==> v4 <==
==> flow/design.v <==
module non_restoring_divider #(
    parameter DATA_WIDTH = 32
) (
    input  logic                    clk_i,
    input  logic                    clk_en_i,
    input  logic                    rst_n_i,
    input  logic [DATA_WIDTH - 1:0] dividend_i,
    input  logic [DATA_WIDTH - 1:0] divisor_i,
    input  logic                    data_valid_i,
    output logic [DATA_WIDTH - 1:0] quotient_o,
    output logic [DATA_WIDTH - 1:0] remainder_o,
    output logic                    divide_by_zero_o,
    output logic                    data_valid_o,
    output logic                    idle_o
);
    localparam COUNTER_WIDTH = $clog2(DATA_WIDTH);
    typedef enum logic [1:0] {IDLE, DIVIDE, RESTORE} fsm_state_t;
    typedef struct packed {
        logic                    rem_sign;
        logic [DATA_WIDTH - 1:0] remainder;
        logic [DATA_WIDTH - 1:0] quotient;
    } result_t;
    fsm_state_t state_CRT, state_NXT;
        always_ff @(posedge clk_i) begin : state_register
            if (!rst_n_i) begin
                state_CRT <= IDLE;
            end else if (clk_en_i) begin
                state_CRT <= state_NXT;
            end
        end : state_register
    result_t partial_CRT, partial_NXT;
    logic [DATA_WIDTH - 1:0] divisor_CRT, divisor_NXT;
        always_ff @(posedge clk_i) begin : datapath_register
            if (clk_en_i) begin
                partial_CRT <= partial_NXT;
                divisor_CRT <= divisor_NXT;
            end
        end : datapath_register
    logic [COUNTER_WIDTH - 1:0] iter_count_CRT, iter_count_NXT;
        always_ff @(posedge clk_i) begin : counter 
            if (clk_en_i) begin
                iter_count_CRT <= iter_count_NXT;
            end
        end : counter 
    logic divide_by_zero_CRT, divide_by_zero_NXT;
        always_ff @(posedge clk_i) begin : status_register
            if (!rst_n_i) begin
                divide_by_zero_CRT <= 1'b0;
            end else if (clk_en_i) begin
                divide_by_zero_CRT <= divide_by_zero_NXT;
            end
        end : status_register
    result_t pair_shifted;
        always_comb begin : fsm_logic 
            divide_by_zero_NXT = divide_by_zero_CRT;
            iter_count_NXT = iter_count_CRT;
            partial_NXT = partial_CRT;
            divisor_NXT = divisor_CRT;
            state_NXT = state_CRT;
            pair_shifted = 'b0;
            remainder_o = partial_CRT.remainder;
            data_valid_o = 1'b0;
            idle_o = 1'b0;
            case (state_CRT) 
                IDLE: begin 
                    if (data_valid_i) begin
                        state_NXT = DIVIDE;
                    end
                    divide_by_zero_NXT = (divisor_i == '0);
                    partial_NXT.rem_sign = 1'b0;
                    partial_NXT.quotient = dividend_i;
                    partial_NXT.remainder = '0;
                    divisor_NXT = divisor_i;
                    iter_count_NXT = '0;
                    idle_o = 1'b1;
                end
                DIVIDE: begin
                    state_NXT = (iter_count_CRT == (DATA_WIDTH - 1)) ? RESTORE : state_CRT;
                    iter_count_NXT = iter_count_CRT + 1;
                    pair_shifted = partial_CRT << 1; 
                    if (partial_CRT.rem_sign) begin
                        {partial_NXT.rem_sign, partial_NXT.remainder} = {pair_shifted.rem_sign, pair_shifted.remainder} + divisor_CRT;
                    end else begin
                        {partial_NXT.rem_sign, partial_NXT.remainder} = {pair_shifted.rem_sign, pair_shifted.remainder} - divisor_CRT;
                    end
                    partial_NXT.quotient = {pair_shifted.quotient[DATA_WIDTH - 1:1], !partial_NXT.rem_sign};
                end
                RESTORE: begin
                    state_NXT = IDLE;
                    data_valid_o = 1'b1;
                    idle_o = 1'b0;
                    if (partial_CRT.rem_sign) begin
                        {partial_NXT.rem_sign, partial_NXT.remainder} = {partial_CRT.rem_sign, partial_CRT.remainder} + divisor_CRT;
                    end
                    remainder_o = partial_NXT.remainder;
                end
            endcase
        end : fsm_logic
    assign quotient_o = partial_CRT.quotient;
    assign divide_by_zero_o = divide_by_zero_CRT;
endmodule
==> flow/run.sh <==
#!/bin/bash
# the make line also repeats each setting of config.mk as NAME=value (left out here)
make -C /OpenROAD-flow-scripts/flow DESIGN_CONFIG=/design/flow/config.mk WORK_HOME=/design/flow/orfs CLKGATE_MAP_FILE= finish
==> flow/config.mk <==
export PLATFORM = sky130hd
export DESIGN_NAME = non_restoring_divider
export DESIGN_NICKNAME = non_restoring_divider
export VERILOG_FILES = /design/flow/design.v
export SDC_FILE = /design/flow/constraint.sdc
export NUM_CORES = 4
export LEC_CHECK = 0
export CAP_MARGIN = 0
export CELL_PAD_IN_SITES_DETAIL_PLACEMENT = 2
export CORE_ASPECT_RATIO = 1.17
export CORE_MARGIN = 5
export CORE_UTILIZATION = 52
export CTS_CLUSTER_SIZE = 70
export GPL_ROUTABILITY_DRIVEN = 0
export MAX_ROUTING_LAYER = met4
export MIN_ROUTING_LAYER = met2
export PLACE_DENSITY = 0.7
export SETUP_SLACK_MARGIN = 1.2
export SLEW_MARGIN = 20
==> flow/constraint.sdc <==
create_clock -name core_clock -period 5.21 [get_ports {clk_i}]
set_input_delay 1.0420 -clock core_clock [delete_from_list [all_inputs] [get_ports {clk_i}]]
set_output_delay 1.0420 -clock core_clock [all_outputs]
set_load 0.01 [all_outputs]
==> v24 (differences from v4) <==
CAP_MARGIN = 20   (was 0)
CORE_ASPECT_RATIO = not set   (was 1.17)
CORE_MARGIN = 2   (was 5)
CORE_UTILIZATION = 64   (was 52)
CTS_CLUSTER_SIZE = not set   (was 70)
GPL_ROUTABILITY_DRIVEN = not set   (was 0)
MAX_ROUTING_LAYER = not set   (was met4)
MIN_ROUTING_LAYER = not set   (was met2)
PLACE_DENSITY = not set   (was 0.7)
SETUP_SLACK_MARGIN = not set   (was 1.2)
==> flow/constraint.sdc (replaced) <==
create_clock -name core_clock -period 6.0 [get_ports {clk_i}]
set_input_delay 1.2000 -clock core_clock [delete_from_list [all_inputs] [get_ports {clk_i}]]
set_output_delay 1.2000 -clock core_clock [all_outputs]
set_load 0.01 [all_outputs]
==> comparison table <==
quantity                                                                                           v4                                v24
Combined area of all synthesized cells                                                      8700 um^2                          8700 um^2
Core Density at Floorplan                                                                       52.6%                              65.7%
I/O pin count                                                                                     135                                135
Yosys chip area                                                                             8700 um^2                          8700 um^2
Die width                                                                                      130 um                             121 um
Synth Register Bits                                                                               106                                106
Result of the run                                                              stopped before the end             stopped before the end
Stage where the flow stopped                                        detailed placement (3_5_place_dp)  detailed placement (3_5_place_dp)
Seq share, synth                                                                                36.1%                              36.1%
Library cells used by synthesis                                                                    67                                 67
Simple-gate share of the synthesized area                                                       14.7%                              14.7%
Total die size                                                                            19,400 um^2                        14,500 um^2
Row count                                                                                          51                                 42
Placeable core region                                                                     16,500 um^2                        13,200 um^2
FFs w/ async S/R, synth                                                                            0%                                 0%
Xor and xnor fraction of the mapped netlist area                                                8.65%                              8.65%
MUX area fraction                                                                               5.57%                              5.57%
Cells in synth_stat.txt                                                                           933                                933
Post-synthesis cell type with the largest combined area                                      edfxtp_1                           edfxtp_1
Die span in y                                                                                  150 um                             121 um
Portion of synthesized cell area occupied by the leading cell type                              35.2%                              35.2%
Synthesized Nets                                                                                1,071                              1,071
Complex-gate fraction of the synthesized area                                                   19.1%                              19.1%
Adder Share, Synth                                                                              10.2%                              10.2%


==> inputs of build 8 <==
// non_restoring_divider: RTL as listed in full above, without the edits since
make LEC_CHECK=0 CAP_MARGIN=20 CELL_PAD_IN_SITES_GLOBAL_PLACEMENT=2 CORE_ASPECT_RATIO=0.5 CORE_MARGIN=2 CORE_UTILIZATION=40 CTS_CLUSTER_DIAMETER=275 CTS_CLUSTER_SIZE=97 GPL_ROUTABILITY_DRIVEN=0 SETUP_SLACK_MARGIN=-0.11 SLEW_MARGIN=20 TNS_END_PERCENT=15 finish   # period 6.0 ns
run.sh (not shown) runs the stock make flow with config.mk's settings and CLKGATE_MAP_FILE=.
==> build 38: changes against build 8 <==
ABC_AREA = 1   (was default)
CELL_PAD_IN_SITES_GLOBAL_PLACEMENT = default   (was 2)
CORE_ASPECT_RATIO = 1.37   (was 0.5)
CORE_UTILIZATION = 71   (was 40)
CTS_CLUSTER_DIAMETER = 332   (was 275)
CTS_CLUSTER_SIZE = 96   (was 97)
GPL_ROUTABILITY_DRIVEN = default   (was 0)
SETUP_SLACK_MARGIN = default   (was -0.11)
TNS_END_PERCENT = default   (was 15)
==> flow/constraint.sdc (replaced) <==
create_clock -name core_clock -period 3.79 [get_ports {clk_i}]
set_input_delay 0.7580 -clock core_clock [delete_from_list [all_inputs] [get_ports {clk_i}]]
set_output_delay 0.7580 -clock core_clock [all_outputs]
set_load 0.01 [all_outputs]
==> comparison <==
Build 8 finished clean. Build 38 did not get past global routing (GRT-0232). Between build 38 and build 8, the lower synthesized area is in build 8 (gap about 23%, measured against build 8). Of build 8 and build 38, build 38 has the higher synthesized cell count (gap 44%, measured against build 38). Between build 8 and build 38, the lower die area is in build 38 (gap 43%, measured against build 38).


==> 08-27: inputs <==
Starts from the design.v that is shown in full above.
clock: 4.19 ns
lec_check: 0
cap_margin: 20
core_margin: 2
core_utilization: 70
cts_cluster_diameter: 361
cts_cluster_size: 36
hold_slack_margin: -0.04
slew_margin: 20
==> 07-28 (differences from 08-27) <==
--- a/flow/config.mk
+++ b/flow/config.mk
@@ -7,8 +7,10 @@
 export LEC_CHECK = 0
+export ABC_AREA = 1
 export CAP_MARGIN = 20
 export CORE_MARGIN = 2
-export CORE_UTILIZATION = 70
-export CTS_CLUSTER_DIAMETER = 361
-export CTS_CLUSTER_SIZE = 36
-export HOLD_SLACK_MARGIN = -0.04
+export CORE_UTILIZATION = 62
+export CTS_CLUSTER_DIAMETER = 332
+export CTS_CLUSTER_SIZE = 96
+export PLACE_DENSITY = 0.38
 export SLEW_MARGIN = 20
+export TNS_END_PERCENT = 5
==> flow/constraint.sdc (replaced) <==
create_clock -name core_clock -period 2.91 [get_ports {clk_i}]
set_input_delay 0.5820 -clock core_clock [delete_from_list [all_inputs] [get_ports {clk_i}]]
set_output_delay 0.5820 -clock core_clock [all_outputs]
set_load 0.01 [all_outputs]
==> 06-17 (differences from 08-27) <==
--- a/flow/config.mk
+++ b/flow/config.mk
@@ -9,4 +9,3 @@
 export CORE_MARGIN = 2
-export CORE_UTILIZATION = 70
-export CTS_CLUSTER_DIAMETER = 361
+export CORE_UTILIZATION = 68
 export CTS_CLUSTER_SIZE = 36
==> 02-07 (differences from 08-27) <==
--- a/flow/config.mk
+++ b/flow/config.mk
@@ -7,8 +7,11 @@
 export LEC_CHECK = 0
+export ABC_AREA = 1
 export CAP_MARGIN = 20
 export CORE_MARGIN = 2
-export CORE_UTILIZATION = 70
+export CORE_UTILIZATION = 72
 export CTS_CLUSTER_DIAMETER = 361
-export CTS_CLUSTER_SIZE = 36
-export HOLD_SLACK_MARGIN = -0.04
+export CTS_CLUSTER_SIZE = 97
+export PLACE_DENSITY_LB_ADDON = 0.0
+export SETUP_SLACK_MARGIN = 1.3
 export SLEW_MARGIN = 20
+export TNS_END_PERCENT = 10
==> flow/constraint.sdc (replaced) <==
create_clock -name core_clock -period 4.58 [get_ports {clk_i}]
set_input_delay 0.9160 -clock core_clock [delete_from_list [all_inputs] [get_ports {clk_i}]]
set_output_delay 0.9160 -clock core_clock [all_outputs]
set_load 0.01 [all_outputs]
==> results.toml <==
# generated from flow reports
[yosys]
top_cell_area_share_pct = 28.6
fp_nets = 1818
ys_sh_simple_pct = 38.1
topCellsByArea = "edfxtp_1 (29%), nand2_1 (23%), inv_1 (8.9%)"
netlist_logic_family_top = "simple AND/OR/NAND/NOR gates"
synthAoiAreaFrac_pct = 8.50
synth_seq_share_pct = 29.4

[status]
lastStage = "global routing"
outcome = "stopped before the end"
firstError = "[ERROR DPL-0038] Utilization greater than 100%, impossible to legalize"

[floorplanning]
chipArea_mm2 = 0.0159

[place]
placed_area_mm2 = 0.0120
place_ws_ns = 0.917

[clock_network]
post_cts_buffers = 81
(the above is from 02-07)
==> results.toml <==
# generated from flow reports
[yosys]
netlist_logic_family_top = "AND-OR/OR-AND gates"
edf_count = 102
xor_share_pct = 8.65
fp_nets = 1071
synthAoiAreaFrac_pct = 19.1
synth_cell_type_count = 67
ys_sh_simple_pct = 14.7
top_cell_area_share_pct = 35.2
netlist_instances = 933
yosys_area_mm2 = 0.00870
synth_seq_share_pct = 36.1

[place]
place_ws_ns = -0.0938
placed_area_mm2 = 0.0104

[status]
outcome = "stopped before the end"
firstError = "[ERROR GRT-0232] Routing congestion too high. Check the congestion heatmap in the GUI."
lastStage = "global routing"

[floorplanning]
chipArea_mm2 = 0.0133
ioPinCount = 135
(the above is from 08-27)
==> results.toml <==
# generated from flow reports
[yosys]
netlist_logic_family_top = "simple AND/OR/NAND/NOR gates"
topCellsByArea = "edfxtp_1 (29%), nand2_1 (23%), inv_1 (8.9%)"
synth_seq_share_pct = 29.4
fp_nets = 1818
top_cell_area_share_pct = 28.6
synthAoiAreaFrac_pct = 8.50
synthMuxAreaShare_pct = 0
ys_sh_simple_pct = 38.1

[place]
hpwl_um = 28400
placed_area_mm2 = 0.0136
gp_congestion = 1.01

[floorplanning]
die.size.y_um = 135
ioPinCount = 135
chipArea_mm2 = 0.0183

[status]
firstError = "[ERROR GRT-0232] Routing congestion too high. Check the congestion heatmap in the GUI."
lastStage = "global routing"
outcome = "stopped before the end"

[clock_network]
post_cts_buffers = 28
(the above is from 07-28)
==> results.toml <==
# physical design summary
[yosys]
synthAoiAreaFrac_pct = 19.1
top_cell_area_share_pct = 35.2
ys_sh_simple_pct = 14.7
synth_seq_share_pct = 36.1
fp_nets = 1071

[status]
outcome = "complete, but fails checks"
so_faults = "negative setup slack"

[place]
placed_area_mm2 = 0.0105
place_ws_ns = -0.128

[clock_network]
post_cts_buffers = 9

[timing]
setup_viol = 9
setup_ws_ns = -0.200
(the above is from 06-17)


==> run E: inputs <==
Starts from the design.v that is shown in full above.
clock: 6.0 ns
lec_check: 0
cap_margin: 20
core_aspect_ratio: 0.5
core_margin: 2
core_utilization: 59
cts_cluster_diameter: 275
cts_cluster_size: 97
setup_slack_margin: 0.7
slew_margin: 20
tns_end_percent: 15
==> run F: changes against run E <==
- CORE_ASPECT_RATIO: 0.5 -> 1.43
- CORE_UTILIZATION: 59 -> 40
- CTS_CLUSTER_SIZE: 97 -> 98
- SETUP_SLACK_MARGIN: 0.7 -> unset
- TNS_END_PERCENT: 15 -> 90
==> comparison <==
- In combinational power, run E and run F hardly differ.
- In run F the design area is larger than in run E, by about 0.3%.
- Via count is the same in run E and run F.
- Run E ran to the end with no violations. Run F finished clean.
- In run E the utilization is higher than in run F, by 23 points.
- In run E the routed wire length is lower than in run F, by about 7%.
- Between run F and run E, the lower cell count is in run E (gap 5.4%, measured against run E).


==> job 8075 <==
RTL: the design.v shown in full above, as it stands there.
export LEC_CHECK = 0
export CAP_MARGIN = 20
export CORE_MARGIN = 2
export CORE_UTILIZATION = 38
export CTS_CLUSTER_SIZE = 60
export SLEW_MARGIN = 20
create_clock -name core_clock -period 6.0 [get_ports {clk_i}]
==> inputs of job 1957, as changes to job 8075 <==
- CORE_UTILIZATION: 38 -> 68
- CTS_CLUSTER_DIAMETER: default -> 28
- CTS_CLUSTER_SIZE: 60 -> 36
- HOLD_SLACK_MARGIN: default -> -0.04
- TNS_END_PERCENT: default -> 55
==> flow/constraint.sdc (replaced) <==
create_clock -name core_clock -period 3.8 [get_ports {clk_i}]
set_input_delay 0.7600 -clock core_clock [delete_from_list [all_inputs] [get_ports {clk_i}]]
set_output_delay 0.7600 -clock core_clock [all_outputs]
set_load 0.01 [all_outputs]
==> qor summary <==
|  | job 1957 | job 8075 |
|---|---|---|
| Status | did not finish | timing/DRC/antenna clean |
| Stage where the flow stopped | clock tree synthesis | - |
| Post-placement cell area | 11,300 sq um | 10,100 sq um |
| Seq share, synth | 36.1% | 36.1% |
| HPWL after DPL | 22.4 mm | 19.0 mm |
| Summed instance area of the synthesized netlist | 8700 sq um | 8700 sq um |
| Count of synthesis-stage warnings from yosys | 1 | 1 |
| Instance count after placement with tap cells included | 1,359 | 1,299 |
| Avg Cell Area, Syn | 9.32 sq um | 9.32 sq um |
| Area of the placeable core | 12,600 sq um | 22,600 sq um |
| Height of the chip | 117 microns | 155 microns |
| Fraction of the core area occupied by cells at floorplan | 69.2% | 38.5% |
| Global placement routability congestion | 0.996 | 0.891 |
| Placement row count | 41 | 55 |
| Horizontal die dimension | 117 microns | 155 microns |
| Setup Slack @ Placement | -0.662 ns | 1.24 ns |
| Die Size | 13,700 sq um | 24,100 sq um |
Power is estimated from default activity; no workload was simulated.
